==> v18: inputs <==
==> flow/design.v (excerpt) <==
module breakout(
    input logic clk,
    input logic right,
    input logic left,
    input logic reset,
    output logic [2:0] red,
    output logic [2:0] green,
    output logic [2:0] blue,
    output logic hsync,
    output logic vsync
    );
export LEC_CHECK = 0
export ABC_AREA = 1
export CAP_MARGIN = 0
export CORE_MARGIN = 2
export CORE_UTILIZATION = 72
export CTS_CLUSTER_DIAMETER = 343
export CTS_CLUSTER_SIZE = 100
export GPL_ROUTABILITY_DRIVEN = 0
export PLACE_DENSITY_LB_ADDON = 0.07
export SETUP_SLACK_MARGIN = 1.04
export SLEW_MARGIN = 20
export TNS_END_PERCENT = 60
create_clock -name core_clock -period 3.6 [get_ports {clk}]
run.sh (not shown) runs the stock make flow with config.mk's settings and CLKGATE_MAP_FILE=.
==> v33 (differences from v18) <==
CTS_CLUSTER_SIZE = 32   (was 100)
==> v22 (differences from v18) <==
CORE_ASPECT_RATIO = 1.23   (was default)
CTS_CLUSTER_DIAMETER = default   (was 343)
CTS_CLUSTER_SIZE = 97   (was 100)
GPL_ROUTABILITY_DRIVEN = default   (was 0)
HOLD_SLACK_MARGIN = 0.14   (was default)
PLACE_DENSITY_LB_ADDON = default   (was 0.07)
SETUP_SLACK_MARGIN = default   (was 1.04)
TNS_END_PERCENT = 10   (was 60)
==> flow/constraint.sdc (replaced) <==
create_clock -name core_clock -period 4.36 [get_ports {clk}]
set_input_delay 0.8720 -clock core_clock [delete_from_list [all_inputs] [get_ports {clk}]]
set_output_delay 0.8720 -clock core_clock [all_outputs]
set_load 0.01 [all_outputs]
==> v13 (differences from v18) <==
CAP_MARGIN = 20   (was 0)
CORE_UTILIZATION = 44   (was 72)
CTS_CLUSTER_DIAMETER = 259   (was 343)
GPL_ROUTABILITY_DRIVEN = default   (was 0)
PLACE_DENSITY_LB_ADDON = default   (was 0.07)
SETUP_SLACK_MARGIN = default   (was 1.04)
TNS_END_PERCENT = 100   (was 60)
==> flow/constraint.sdc (replaced) <==
create_clock -name core_clock -period 8.0 [get_ports {clk}]
set_input_delay 1.6000 -clock core_clock [delete_from_list [all_inputs] [get_ports {clk}]]
set_output_delay 1.6000 -clock core_clock [all_outputs]
set_load 0.01 [all_outputs]
==> run summary <==
Result of the run = complete, but fails checks
Causes of the layout check failure = setup timing
Vias = 13.2k
FF-to-FF Start = game_inst.ballX[1]$_SDFFE_PP0P_
Routed wirelength normalized by instance count = 19.5 um
Number of endpoints failing setup at the final stage = 9
Routed wire length = 39.2 mm
Maximum fanout encountered on the critical timing path = 3
Crit path DRT = 2.88 ns
Final cell count without fillers = 2,014
Placement Rows = 45
Footprint of the flip-flops and latches = 0.00315 mm2
Die Area = 0.0166 mm2
Global Route met2 Usage = 70.6%
Sequential share of power = 39.2%
Comb gate area = 0.00734 mm2
P_clk = 1.86 mW
Post-placement cell count = 1,963
Violation tally from detailed-route iteration zero = 2,639
Setup slack of the critical path after layout = -0.409 ns
[end of results for v33]
==> run summary <==
Maximum fanout encountered on the critical timing path = 15
Violation tally from detailed-route iteration zero = 1,053
Vias = 11.2k
Post-placement cell count = 2,000
Comb gate area = 0.00703 mm2
Die Area = 0.0268 mm2
Result of the run = no timing/DRC/antenna violations
Placement Rows = 58
Crit path DRT = 6.40 ns
Setup slack of the critical path after layout = 1.94 ns
CTS tree = built
Footprint of the flip-flops and latches = 0.00312 mm2
Final cell count without fillers = 2,032
Vias in the first global route = 10.6k
Critical Setup Path Class = reg2out
Sequential share of power = 42.0%
P_clk = 0.871 mW
FF-to-FF Start = game_inst.ballX[0]$_SDFFE_PP0P_
[end of results for v13]
==> run summary <==
Result of the run = complete, but fails checks
Causes of the layout check failure = setup timing
Maximum fanout encountered on the critical timing path = 3
FF-to-FF Start = game_inst.ballX[1]$_SDFFE_PP0P_
Number of endpoints failing setup at the final stage = 9
Setup slack of the critical path after layout = -0.409 ns
Global Route met2 Usage = 70.6%
Sequential share of power = 39.2%
Comb gate area = 0.00734 mm2
Routed wirelength normalized by instance count = 19.5 um
Final cell count without fillers = 2,014
[end of results for v18]
==> run summary <==
Routed wirelength normalized by instance count = 17.6 um
Crit path DRT = 3.49 ns
Global Route met2 Usage = 69.0%
Post-placement cell count = 1,901
Die Area = 0.0166 mm2
FF-to-FF Start = game_inst.ballX[1]$_SDFFE_PP0P_
Setup slack of the critical path after layout = 0.164 ns
P_clk = 1.58 mW
Violation tally from detailed-route iteration zero = 1,404
Result of the run = no timing/DRC/antenna violations
Routed wire length = 34.0 mm
Footprint of the flip-flops and latches = 0.00313 mm2
Final cell count without fillers = 1,934
Sequential share of power = 41.9%
Vias = 12.1k
[end of results for v22]


==> v24 <==
Starting RTL as in the previous note.
clock: 3.76 ns
lec_check: 0
abc_area: 1
cap_margin: 20
core_margin: 2
core_utilization: 72
cts_cluster_diameter: 397
cts_cluster_size: 99
place_density: 0.39
slew_margin: 20
tns_end_percent: 15
==> v34 (differences from v24) <==
==> flow/config.mk (replaced) <==
export PLATFORM = sky130hd
export DESIGN_NAME = breakout
export DESIGN_NICKNAME = breakout
export VERILOG_FILES = /design/flow/design.v
export SDC_FILE = /design/flow/constraint.sdc
export NUM_CORES = 4
export LEC_CHECK = 0
export CAP_MARGIN = 20
export CORE_MARGIN = 2
export CORE_UTILIZATION = 22
export SLEW_MARGIN = 20
==> flow/constraint.sdc (replaced) <==
create_clock -name core_clock -period 12.5 [get_ports {clk}]
set_input_delay 2.5000 -clock core_clock [delete_from_list [all_inputs] [get_ports {clk}]]
set_output_delay 2.5000 -clock core_clock [all_outputs]
set_load 0.01 [all_outputs]
==> v21 (differences from v24) <==
==> flow/config.mk (replaced) <==
export PLATFORM = sky130hd
export DESIGN_NAME = breakout
export DESIGN_NICKNAME = breakout
export VERILOG_FILES = /design/flow/design.v
export SDC_FILE = /design/flow/constraint.sdc
export NUM_CORES = 4
export LEC_CHECK = 0
export CAP_MARGIN = 20
export CORE_MARGIN = 2
export CORE_UTILIZATION = 40
export SETUP_SLACK_MARGIN = -0.14
export SLEW_MARGIN = 20
==> flow/constraint.sdc (replaced) <==
create_clock -name core_clock -period 6.49 [get_ports {clk}]
set_input_delay 1.2980 -clock core_clock [delete_from_list [all_inputs] [get_ports {clk}]]
set_output_delay 1.2980 -clock core_clock [all_outputs]
set_load 0.01 [all_outputs]
==> results <==
metric                                                                                   v24                          v34                          v21
Result of the run                                                   finished with violations               finished clean               finished clean
Violated checks                                                                 setup timing                            -                            -
Core Util at FP                                                                        0.737                        0.222                        0.403
Count of fill cells added during filler insertion                                        889                         4977                         2545
Psw                                                                                  1.26 mW                       331 uW                       715 uW
Standard cell with the maximum stage delay on the critical path                      dfxtp_4                    a2111oi_0                    a2111oi_1
Launch point of the worst path                                   game_inst.paddlePosition[3]  game_inst.paddlePosition[2]  game_inst.paddlePosition[2]
Non-Clock Buffer Area Fraction                                                        0.0832                       0.0194                       0.0198
Post-Layout Cell Count                                                                  1996                         1774                         1506
GR Layer Usage met3                                                                    0.111                       0.0181                       0.0290
Worst Max-Slew Pin Slew                                                               806 ps                       966 ps                       929 ps
Buffer count from post-CTS setup fixing                                                    3                            0                            0
Pre-CTS setup slack                                                                  -272 ps                      5820 ps                       798 ps
Worst-case clock skew                                                                9.03 ps                      14.3 ps                      16.3 ps
Top power consumer group                                                   the clock network                    registers            the clock network
Endpoint arrival time on the critical path                                           3330 ps                      4760 ps                      4670 ps
Worst R2R End                                                        game_inst.brick_alive44      game_inst.brick_alive92      game_inst.brick_alive34


==> inputs of run a <==
breakout again, from the RTL that the note above started with.
Settings: LEC_CHECK=0, CAP_MARGIN=20, CORE_ASPECT_RATIO=0.97, CORE_MARGIN=2, CORE_UTILIZATION=62, CTS_CLUSTER_DIAMETER=298, HOLD_SLACK_MARGIN=0.1, MIN_ROUTING_LAYER=met1, SETUP_SLACK_MARGIN=2.0, SLEW_MARGIN=20; clock period 9.49 ns.
==> run b (differences from run a) <==
==> flow/config.mk (replaced) <==
export PLATFORM = sky130hd
export DESIGN_NAME = breakout
export DESIGN_NICKNAME = breakout
export VERILOG_FILES = /design/flow/design.v
export SDC_FILE = /design/flow/constraint.sdc
export NUM_CORES = 4
export LEC_CHECK = 0
export ABC_AREA = 1
export CAP_MARGIN = 20
export CORE_MARGIN = 2
export CORE_UTILIZATION = 40
export CTS_CLUSTER_DIAMETER = 291
export MAX_ROUTING_LAYER = met4
export SLEW_MARGIN = 20
==> flow/constraint.sdc (replaced) <==
create_clock -name core_clock -period 8.0 [get_ports {clk}]
set_input_delay 1.6000 -clock core_clock [delete_from_list [all_inputs] [get_ports {clk}]]
set_output_delay 1.6000 -clock core_clock [all_outputs]
set_load 0.01 [all_outputs]
==> comparison <==
Sequential cell count is the same in run b and run a. Between run b and run a, the lower clock skew is in run a (gap 0.011 ns). Against run a, the sequential share of layout area of run b is lower by 3.5 points. In run a the first-iteration DRC count is smaller than in run b, by about 13%. Against run b, the register-to-register slack of run a is higher by 2.3 ns.


==> inputs of job 1299 <==
breakout again, from the RTL that the note above started with.
clock: 11.5 ns
lec_check: 0
cap_margin: 10
core_aspect_ratio: 0.66
core_margin: 8
core_utilization: 31
gpl_routability_driven: 0
gpl_timing_driven: 1
hold_slack_margin: 0.3
setup_slack_margin: 2.81
slew_margin: 15
==> inputs of job 9425, as changes to job 1299 <==
==> flow/config.mk (replaced) <==
export PLATFORM = sky130hd
export DESIGN_NAME = breakout
export DESIGN_NICKNAME = breakout
export VERILOG_FILES = /design/flow/design.v
export SDC_FILE = /design/flow/constraint.sdc
export NUM_CORES = 4
export LEC_CHECK = 0
export CAP_MARGIN = 20
export CORE_MARGIN = 2
export CORE_UTILIZATION = 59
export CTS_CLUSTER_DIAMETER = 259
export CTS_CLUSTER_SIZE = 100
export SLEW_MARGIN = 20
export TNS_END_PERCENT = 10
==> flow/constraint.sdc (replaced) <==
create_clock -name core_clock -period 8.0 [get_ports {clk}]
set_input_delay 1.6000 -clock core_clock [delete_from_list [all_inputs] [get_ports {clk}]]
set_output_delay 1.6000 -clock core_clock [all_outputs]
set_load 0.01 [all_outputs]
==> inputs of job 7627, as changes to job 1299 <==
==> flow/config.mk (replaced) <==
export PLATFORM = sky130hd
export DESIGN_NAME = breakout
export DESIGN_NICKNAME = breakout
export VERILOG_FILES = /design/flow/design.v
export SDC_FILE = /design/flow/constraint.sdc
export NUM_CORES = 4
export LEC_CHECK = 0
export CAP_MARGIN = 35
export CORE_MARGIN = 2
export CORE_UTILIZATION = 40
export HOLD_SLACK_MARGIN = 0.3
export SLEW_MARGIN = 35
==> flow/constraint.sdc (replaced) <==
create_clock -name core_clock -period 4.52 [get_ports {clk}]
set_input_delay 0.9040 -clock core_clock [delete_from_list [all_inputs] [get_ports {clk}]]
set_output_delay 0.9040 -clock core_clock [all_outputs]
set_load 0.01 [all_outputs]
==> results <==
Global-route usage, highest first: job 9425, job 7627, job 1299.
The lowest clock skew belongs to job 1299, the highest to job 7627.
Job 9425 passed the timing, DRC and antenna checks. Job 1299 completed without violations. Job 7627 finished with negative setup slack left.
Final cell count, lowest first: job 9425, job 7627, job 1299.
Synthesized cell count is the same in job 9425 and job 1299.
The lowest combinational power belongs to job 1299, the highest to job 7627.
Sequential cell count is the same in job 1299 and job 7627.
==> figures <==
Internal power consumption: job 9425 1.35 mW; job 7627 2.39 mW; job 1299 0.984 mW
Slew of the pin with the lowest slew margin: job 9425 1110 ps; job 7627 867 ps; job 1299 1140 ps
Setup skew after layout: job 9425 8.93 ps; job 7627 14.9 ps; job 1299 8.24 ps
Number of global-route vias before repair: job 9425 8185; job 7627 8754; job 1299 8046
Outcome: job 9425 finished clean; job 7627 finished with violations; job 1299 finished clean
Layout check failures: job 9425 -; job 7627 negative setup slack; job 1299 -
Multi-input combinational area share: job 9425 0.591; job 7627 0.560; job 1299 0.574
Power share of the sequential group: job 9425 0.432; job 7627 0.410; job 1299 0.427
GRT met3 Usage: job 9425 0.0589; job 7627 0.0328; job 1299 0.0396
DIE AREA: job 9425 18100 sq um; job 7627 26400 sq um; job 1299 38600 sq um
Count of cell instances traversed by the critical path: job 9425 16; job 7627 17; job 1299 16
Pre-CTS setup slack: job 9425 2220 ps; job 7627 -490 ps; job 1299 4500 ps
Net count reported at finish: job 9425 1264; job 7627 1334; job 1299 1267
Power share of the combinational group: job 9425 0.123; job 7627 0.147; job 1299 0.121
Detailed-route via count: job 9425 8611; job 7627 8938; job 1299 8616
Power and IR drop assume default switching activity.
